v58:
==> flow/design.v <==
`timescale 1ns/1ps
module ram_single_port(
    input clk,
    input write_en,
    input reset,
    input [6:0] addr,
    input [7:0] data_in,
    output reg [7:0] data_out    
);
integer i;
reg [7:0] memory [63:0];
reg [7:0] temp;
reg [7:0] op_buff;
always@(posedge clk) 
begin
    if (reset == 1'b1)
    begin
        for (i=0;i<64;i=i+1) 
            memory[i] <= 8'h00;
        temp<=8'h00;
    end
    else
    begin
        if (write_en == 1)
        begin
            temp <= data_in;
            memory[addr[5:0]] <= data_in;
        end
        else
        begin
            temp <= memory[addr[5:0]];
            data_out <= memory[addr[5:0]];
        end
    end  
end
endmodule
make LEC_CHECK=0 CAP_MARGIN=35 CORE_ASPECT_RATIO=0.53 CORE_MARGIN=2 CORE_UTILIZATION=43 CTS_CLUSTER_DIAMETER=120 GPL_ROUTABILITY_DRIVEN=1 GPL_TIMING_DRIVEN=0 PLACE_DENSITY=0.83 SETUP_SLACK_MARGIN=0.24 SLEW_MARGIN=20 finish   # period 2.09 ns
run.sh (not shown) runs the stock make flow with config.mk's settings and CLKGATE_MAP_FILE=.
In v58 the implementation completed, yet the final layout does not meet the checks, the culprit being setup timing.
#### Input delta (v59 over v58)
Settings: CTS_CLUSTER_SIZE newly set to 18; PLACE_DENSITY_LB_ADDON newly set to 0.0; GPL_ROUTABILITY_DRIVEN removed (was 1); GPL_TIMING_DRIVEN removed (was 0); PLACE_DENSITY removed (was 0.83); CORE_UTILIZATION changed from 43 to 70; CTS_CLUSTER_DIAMETER changed from 120 to 382; SETUP_SLACK_MARGIN changed from 0.24 to 0.79; CORE_ASPECT_RATIO removed (was 0.53); the clock period (ns, I/O delays scaled along) changed from 2.09 to 2.71.
==> results <==
Looking at the reports, v59 completed the entire flow and the layout it produced met the timing, DRC and antenna checks. Taking v58 as the reference, in v59 total die area went down by 38%, hold slack grew by 0.12 ns, via count fell by 9.6%, worst setup slack climbed 0.68 ns, total routing usage reported by global routing up 4.5 points. On v59: number of antenna repair diodes is 1 lower than what v58 gave. Diff v58 -> v59 | number of buffers and inverters on the critical path | increase of 3. Against v58, v59 comes in 5.8% lower on final area.
diff inputs: v59 => v23
Settings: a change of SETUP_SLACK_MARGIN from 0.79 to 0.6; a change of CTS_CLUSTER_SIZE from 18 to 35; an added PLACE_DENSITY of 0.38; a change of CORE_UTILIZATION from 70 to 72; a deleted CTS_CLUSTER_DIAMETER that had been 382; a change of CAP_MARGIN from 35 to 15; a deleted PLACE_DENSITY_LB_ADDON that had been 0.0; a change of the clock period (ns, I/O delays scaled along) from 2.71 to 2.07.
Results
In v23 the implementation completed, yet the final layout does not meet the checks, the culprit being setup timing.
In v23 relative to v59, mean routed wirelength per cell had gone up by more than 10%.
Looking at proportion of power drawn by the clock network, v23 sits 7.9 points higher than v59 does.
v59 → v23: non-clock buffer count grew by 38, length of the first detailed-routing pass in iterations went up 1, routed wire length moved up, part of the total power dissipated in combinational logic saw a decrease, reported clock group power moved up.
Summary: with v59 as the reference, total chip power in v23 moved up by more than half.
Of v23 and v59, it is v23 that has the lower number of setup buffers added after CTS.
Diff v59 -> v23: wire length of the first global-routing pass increased by about 16% relative to the old numbers; area after synthesis shows no meaningful change.

========
Starts from the design.v that is shown in full above.
Settings: LEC_CHECK=0, CAP_MARGIN=20, CORE_MARGIN=2, CORE_UTILIZATION=70, PLACE_DENSITY_LB_ADDON=0.0, SETUP_SLACK_MARGIN=0.79, SLEW_MARGIN=20; clock period 2.71 ns.
The baseline passed the timing, DRC and antenna checks.
Edit:
Settings changed: ABC_AREA from default to 1, CORE_UTILIZATION 70 to 68, GPL_TIMING_DRIVEN from default to 1, PLACE_DENSITY_LB_ADDON 0.0 to default, SETUP_SLACK_MARGIN 0.79 to default, TNS_END_PERCENT from default to 45.
Clock period 2.71 ns to 2.64 ns, I/O delays scaled along.
Effect:
- sequential power rises by about 2%
- worst setup slack gets worse by 0.020 ns
- global-route usage went down by 5.5 points
- count of clock-buffer cells in the layout is lower by 1
- die size climbs by 4.1%
- total power went up by 4.7%
- clock power climbs by about 11%
- worst hold slack improved by 0.18 ns

========
RTL: the design.v shown in full above, as it stands there.
Settings: LEC_CHECK=0, CAP_MARGIN=20, CORE_MARGIN=2, CORE_UTILIZATION=45, SETUP_SLACK_MARGIN=0.03, SLEW_MARGIN=20; clock period 3.6 ns.
Change:
Settings changed: CORE_UTILIZATION 45 to 35, SETUP_SLACK_MARGIN 0.03 to default.
Outcome: Total power is higher by 4.9%; routed wire length went up by 1.7%; sequential power barely changes; non-clock buffer count shrinks by 13; die area rises by 28%; count of clock-buffer cells in the layout does not change.
Change:
Settings changed: CORE_UTILIZATION 35 to 72, CTS_CLUSTER_DIAMETER from default to 366, CTS_CLUSTER_SIZE from default to 14, PLACE_DENSITY_LB_ADDON from default to 0.26, SETUP_SLACK_MARGIN from default to -0.2.
Clock period 3.6 ns to 2.0 ns, I/O delays scaled along.
With this change the flow finished but failed the layout checks on negative setup slack.
Core utilization rises by 43 points.
Clock skew shrinks by 0.012 ns.
Die size shrinks by 51%.
Non-clock buffer count came out higher by 136.
Final cell count is lower by 14%.
Setup slack degrades by 0.86 ns.
Synthesized area does not change.
Design area hardly moves.
Total power rose by 59%.
Change:
Settings changed: ABC_AREA from default to 0, CAP_MARGIN 20 to 15, CELL_PAD_IN_SITES_GLOBAL_PLACEMENT from default to 0, CORE_UTILIZATION 72 to 70, CTS_CLUSTER_DIAMETER 366 to 27, CTS_CLUSTER_SIZE 14 to 36, MAX_ROUTING_LAYER from default to met4, MIN_ROUTING_LAYER from default to met1, PLACE_DENSITY_LB_ADDON 0.26 to default, SETUP_SLACK_MARGIN -0.2 to 0.46, SLEW_MARGIN 20 to 10.
Outcome: The new run ran to the end with violations: negative setup slack; setup slack got worse by 0.074 ns; cell area rose by 14%; sequential share of layout area fell by 7.0 points.

========
// ram_single_port: RTL as listed in full above, without the edits since
clock: 2.0 ns
lec_check: 0
abc_area: 0
cap_margin: 40
cell_pad_in_sites_global_placement: 0
core_margin: 2
core_utilization: 72
cts_cluster_diameter: 28
cts_cluster_size: 34
max_routing_layer: met4
min_routing_layer: met1
place_density: 0.37
setup_slack_margin: 0.52
slew_margin: 40
The first run never finished: it broke off in clock tree synthesis.
Edit:
==> flow/config.mk (replaced) <==
export PLATFORM = sky130hd
export DESIGN_NAME = ram_single_port
export DESIGN_NICKNAME = ram_single_port
export VERILOG_FILES = /design/flow/design.v
export SDC_FILE = /design/flow/constraint.sdc
export NUM_CORES = 4
export LEC_CHECK = 0
export CAP_MARGIN = 20
export CORE_MARGIN = 2
export CORE_UTILIZATION = 72
export SETUP_SLACK_MARGIN = -0.2
export SLEW_MARGIN = 20
With this change the flow completed and failed the layout checks on negative setup slack.
Area after synthesis stays the same.
Die area is unchanged.
Synthesized cell count is unchanged.
Edit:
--- a/flow/config.mk
+++ b/flow/config.mk
@@ -8,5 +8,4 @@
 export CAP_MARGIN = 20
 export CORE_MARGIN = 2
-export CORE_UTILIZATION = 72
-export SETUP_SLACK_MARGIN = -0.2
+export CORE_UTILIZATION = 45
 export SLEW_MARGIN = 20
==> flow/constraint.sdc (replaced) <==
create_clock -name core_clock -period 5.0 [get_ports {clk}]
set_input_delay 1.0000 -clock core_clock [delete_from_list [all_inputs] [get_ports {clk}]]
set_output_delay 1.0000 -clock core_clock [all_outputs]
set_load 0.01 [all_outputs]
The changed run passed the timing, DRC and antenna checks.
Power is lower by about 60%.
Synthesized area stays the same.
Worst hold slack gains 560 ps.
Routed wire length is lower by 3.9%.
Design area is lower by about 6%.
Core utilization is lower by 35 points.
Non-clock buffer count is lower by 218.
Via count is lower by about 11%.
Sequential cell count is unchanged.
Critical path depth is lower by 3.
Edit:
--- a/flow/config.mk
+++ b/flow/config.mk
@@ -6,6 +6,9 @@
 export NUM_CORES = 4
 export LEC_CHECK = 0
-export CAP_MARGIN = 20
+export CAP_MARGIN = 15
 export CORE_MARGIN = 2
-export CORE_UTILIZATION = 45
+export CORE_UTILIZATION = 72
+export CTS_CLUSTER_SIZE = 35
+export PLACE_DENSITY_LB_ADDON = 0.27
+export SETUP_SLACK_MARGIN = 0.61
 export SLEW_MARGIN = 20
==> flow/constraint.sdc (replaced) <==
create_clock -name core_clock -period 2.07 [get_ports {clk}]
set_input_delay 0.4140 -clock core_clock [delete_from_list [all_inputs] [get_ports {clk}]]
set_output_delay 0.4140 -clock core_clock [all_outputs]
set_load 0.01 [all_outputs]
What happened: Now the flow ran to the end with violations: negative setup slack. Non-clock buffer count went up by 232. First-iteration DRC count went up by 140%. Die area went down by 37%.

========
Starts from the design.v that is shown in full above.
clock: 2.0 ns
lec_check: 0
abc_area: 1
cap_margin: 0
core_aspect_ratio: 0.7
core_margin: 2
core_utilization: 72
cts_cluster_diameter: 233
cts_cluster_size: 10
hold_slack_margin: 0.27
setup_slack_margin: 0.6
slew_margin: 20
tns_end_percent: 10
The baseline passed the timing, DRC and antenna checks.
Edit:
ABC_AREA = default   (was 1)
CAP_MARGIN = 15   (was 0)
CORE_ASPECT_RATIO = default   (was 0.7)
CTS_CLUSTER_DIAMETER = 232   (was 233)
CTS_CLUSTER_SIZE = default   (was 10)
HOLD_SLACK_MARGIN = default   (was 0.27)
PLACE_DENSITY = 0.4   (was default)
SETUP_SLACK_MARGIN = default   (was 0.6)
TNS_END_PERCENT = default   (was 10)
clock period = 2.09 ns   (was 2.0 ns; I/O delays follow)
Result:
- This time the run reached the layout checks and failed them: setup timing
- register-to-register slack degrades by 0.56 ns
- wire length went up by 4.8%
- non-clock buffer count went up by 80
- worst hold slack improves by 0.042 ns
- utilization went up by 0.43 points
- synthesized cell count went down by 35%
Edit:
CAP_MARGIN = 35   (was 15)
CTS_CLUSTER_DIAMETER = 382   (was 232)
CTS_CLUSTER_SIZE = 18   (was default)
PLACE_DENSITY = default   (was 0.4)
PLACE_DENSITY_LB_ADDON = 0.0   (was default)
SETUP_SLACK_MARGIN = -0.28   (was default)
clock period = 3.94 ns   (was 2.09 ns; I/O delays follow)
=> The changed run completed with no timing, DRC or antenna violations; flip-flop count is unchanged; design area falls by 9.9%; clock-buffer cell count goes down by 20; power drops by 56%; sequential power went down by 47%; setup slack improved by 0.96 ns.

========
Starts from the design.v that is shown in full above.
Settings: LEC_CHECK=0, ABC_AREA=0, CAP_MARGIN=25, CELL_PAD_IN_SITES_GLOBAL_PLACEMENT=0, CORE_MARGIN=2, CORE_UTILIZATION=72, CTS_CLUSTER_DIAMETER=27, CTS_CLUSTER_SIZE=74, MAX_ROUTING_LAYER=met4, MIN_ROUTING_LAYER=met1, PLACE_DENSITY=0.35, SETUP_SLACK_MARGIN=-0.19, SLEW_MARGIN=10; clock period 2.0 ns.
The baseline produced a layout that fails on negative setup slack.
Rerun with:
Settings changed: CORE_ASPECT_RATIO from default to 0.88, CORE_UTILIZATION 72 to 43, CTS_CLUSTER_DIAMETER 27 to 119, CTS_CLUSTER_SIZE 74 to default, PLACE_DENSITY 0.35 to default, PLACE_DENSITY_LB_ADDON from default to 0.21, SETUP_SLACK_MARGIN -0.19 to 0.77.
Clock period 2.0 ns to 6.47 ns, I/O delays scaled along.
After rerunning: The changed run produced a clean layout; synthesized area does not change; non-clock buffer count drops by 247; final cell count drops by 1.5%; power drops by 77%; synthesized cell count is unchanged; core utilization drops by 44 points; count of clock-buffer cells in the layout drops by 55; worst hold slack gets better by 0.39 ns; design area drops by 12%.
Rerun with:
Settings changed: ABC_AREA 0 to 1, CORE_UTILIZATION 43 to 57, CTS_CLUSTER_DIAMETER 119 to 380, PLACE_DENSITY_LB_ADDON 0.21 to default.
Clock period 6.47 ns to 6.14 ns, I/O delays scaled along.
Worst setup slack gets better by 0.11 ns.
Design area hardly moves.
Clock skew drops by 0.0043 ns.
Global-route usage goes up by 5.6 points.
Wire length decreases by 7.7%.
Non-clock buffer count went up by 5.
First-iteration DRC count came out lower by 0.95%.

========
Starts from the design.v that is shown in full above.
clock: 2.0 ns
lec_check: 0
abc_area: 0
cap_margin: 25
cell_pad_in_sites_global_placement: 0
core_margin: 2
core_utilization: 72
cts_cluster_diameter: 27
cts_cluster_size: 15
max_routing_layer: met4
min_routing_layer: met1
place_density_lb_addon: 0.27
setup_slack_margin: 0.46
slew_margin: 10
The starting point failed in global routing.
==> next run, changes <==
- CORE_ASPECT_RATIO: unset -> 0.88
- CTS_CLUSTER_DIAMETER: 27 -> 380
- CTS_CLUSTER_SIZE: 15 -> unset
- PLACE_DENSITY: unset -> 0.67
- PLACE_DENSITY_LB_ADDON: 0.27 -> unset
- SETUP_SLACK_MARGIN: 0.46 -> 0.77
- clock period: 2.0 -> 9.24 ns (I/O delays scaled with it)
What happened: Now the flow produced a clean layout; synthesized area stays the same; die area hardly moves; synthesized cell count does not change.

========
// ram_single_port: RTL as listed in full above, without the edits since
clock: 3.51 ns
lec_check: 0
abc_area: 0
cap_margin: 25
cell_pad_in_sites_global_placement: 0
core_margin: 2
core_utilization: 70
cts_cluster_diameter: 119
max_routing_layer: met4
min_routing_layer: met1
place_density: 0.62
setup_slack_margin: 0.77
slew_margin: 10
The first run passed the timing, DRC and antenna checks.
Then changed:
ABC_AREA = default   (was 0)
CAP_MARGIN = 20   (was 25)
CELL_PAD_IN_SITES_GLOBAL_PLACEMENT = default   (was 0)
CORE_UTILIZATION = 45   (was 70)
CTS_CLUSTER_DIAMETER = default   (was 119)
MAX_ROUTING_LAYER = default   (was met4)
MIN_ROUTING_LAYER = default   (was met1)
PLACE_DENSITY = default   (was 0.62)
SETUP_SLACK_MARGIN = default   (was 0.77)
SLEW_MARGIN = 20   (was 10)
clock period = 3.6 ns   (was 3.51 ns; I/O delays follow)
Effect: Worst hold slack is better by 0.024 ns; utilization shrinks by 28 points; die size climbs by well over a third; wire length increases by a few percent; cell area increases slightly; area after synthesis is unchanged; global-route usage went down by 15 points; final cell count goes up by roughly a tenth; power decreases slightly; sequential share of layout area shrinks by 0.52 points; clock power rises by a few percent.

========
## red
RTL: the design.v shown in full above, as it stands there.
Settings: LEC_CHECK=0, ABC_AREA=0, CAP_MARGIN=25, CELL_PAD_IN_SITES_GLOBAL_PLACEMENT=0, CORE_MARGIN=2, CORE_UTILIZATION=70, CTS_CLUSTER_DIAMETER=27, MAX_ROUTING_LAYER=met4, MIN_ROUTING_LAYER=met1, PLACE_DENSITY=0.55, SETUP_SLACK_MARGIN=0.46, SLEW_MARGIN=10; clock period 2.0 ns.
STATUS run=red STAGES=ALL_DONE FINAL_CHECKS=FAILED CAUSE=negative setup slack
Inputs modified between red and blue:
- SETUP_SLACK_MARGIN: 0.46 -> 0.77
- CORE_ASPECT_RATIO: unset -> 0.88
- PLACE_DENSITY: 0.55 -> 0.66
- CTS_CLUSTER_DIAMETER: 27 -> 380
- CORE_UTILIZATION: 70 -> 72
- the clock period (ns, I/O delays scaled along): 2.0 -> 9.36
--- outcome ---
Flop-to-flop setup slack for blue: 7260 ps up relative to red. The final layout from blue, which completed every stage, passed the timing, DRC and antenna checks at the end of the flow. Diff red and blue: worst hold slack higher in blue. On cell area, blue does better than red. Largest power group: registers -> blue, the clock network -> red. blue vs. red: final cell count went down; switching power total fell 7.1 mW; first-pass GRT wire length decreased by about 27% relative to the old numbers; portion of the clock cycle consumed by the worst path in the final layout decreased 60 points; row count went down. The lower via count came out of blue.
For green, these inputs were changed with respect to blue:
- swapping 0.66 for 0.37 in PLACE_DENSITY
- swapping 380 for 394 in CTS_CLUSTER_DIAMETER
- clearing CORE_ASPECT_RATIO, which used to be 0.88
- swapping 0.77 for -0.19 in SETUP_SLACK_MARGIN
- swapping 9.36 for 2.0 in the clock period (ns, I/O delays scaled along)
Notes after the runs:
Every stage of green finished as expected; the final checks, on the other hand, flagged negative setup slack, which means the layout fails. green and blue ended up with nearly the same share of total power in the clock network. Relative to blue, the non-clock buffer count of green is higher by 252. On power consumption, the higher figure sits with green, not blue. Looking at met1 layer wirelength in the final routing, green sits 1600 µm higher than blue does. Wire length (green over blue): increase, about 17%. Clock net sink count: blue vs green, no meaningful difference. Sequential power delta for green relative to blue: 370% higher.
Power and IR drop assume default switching activity.
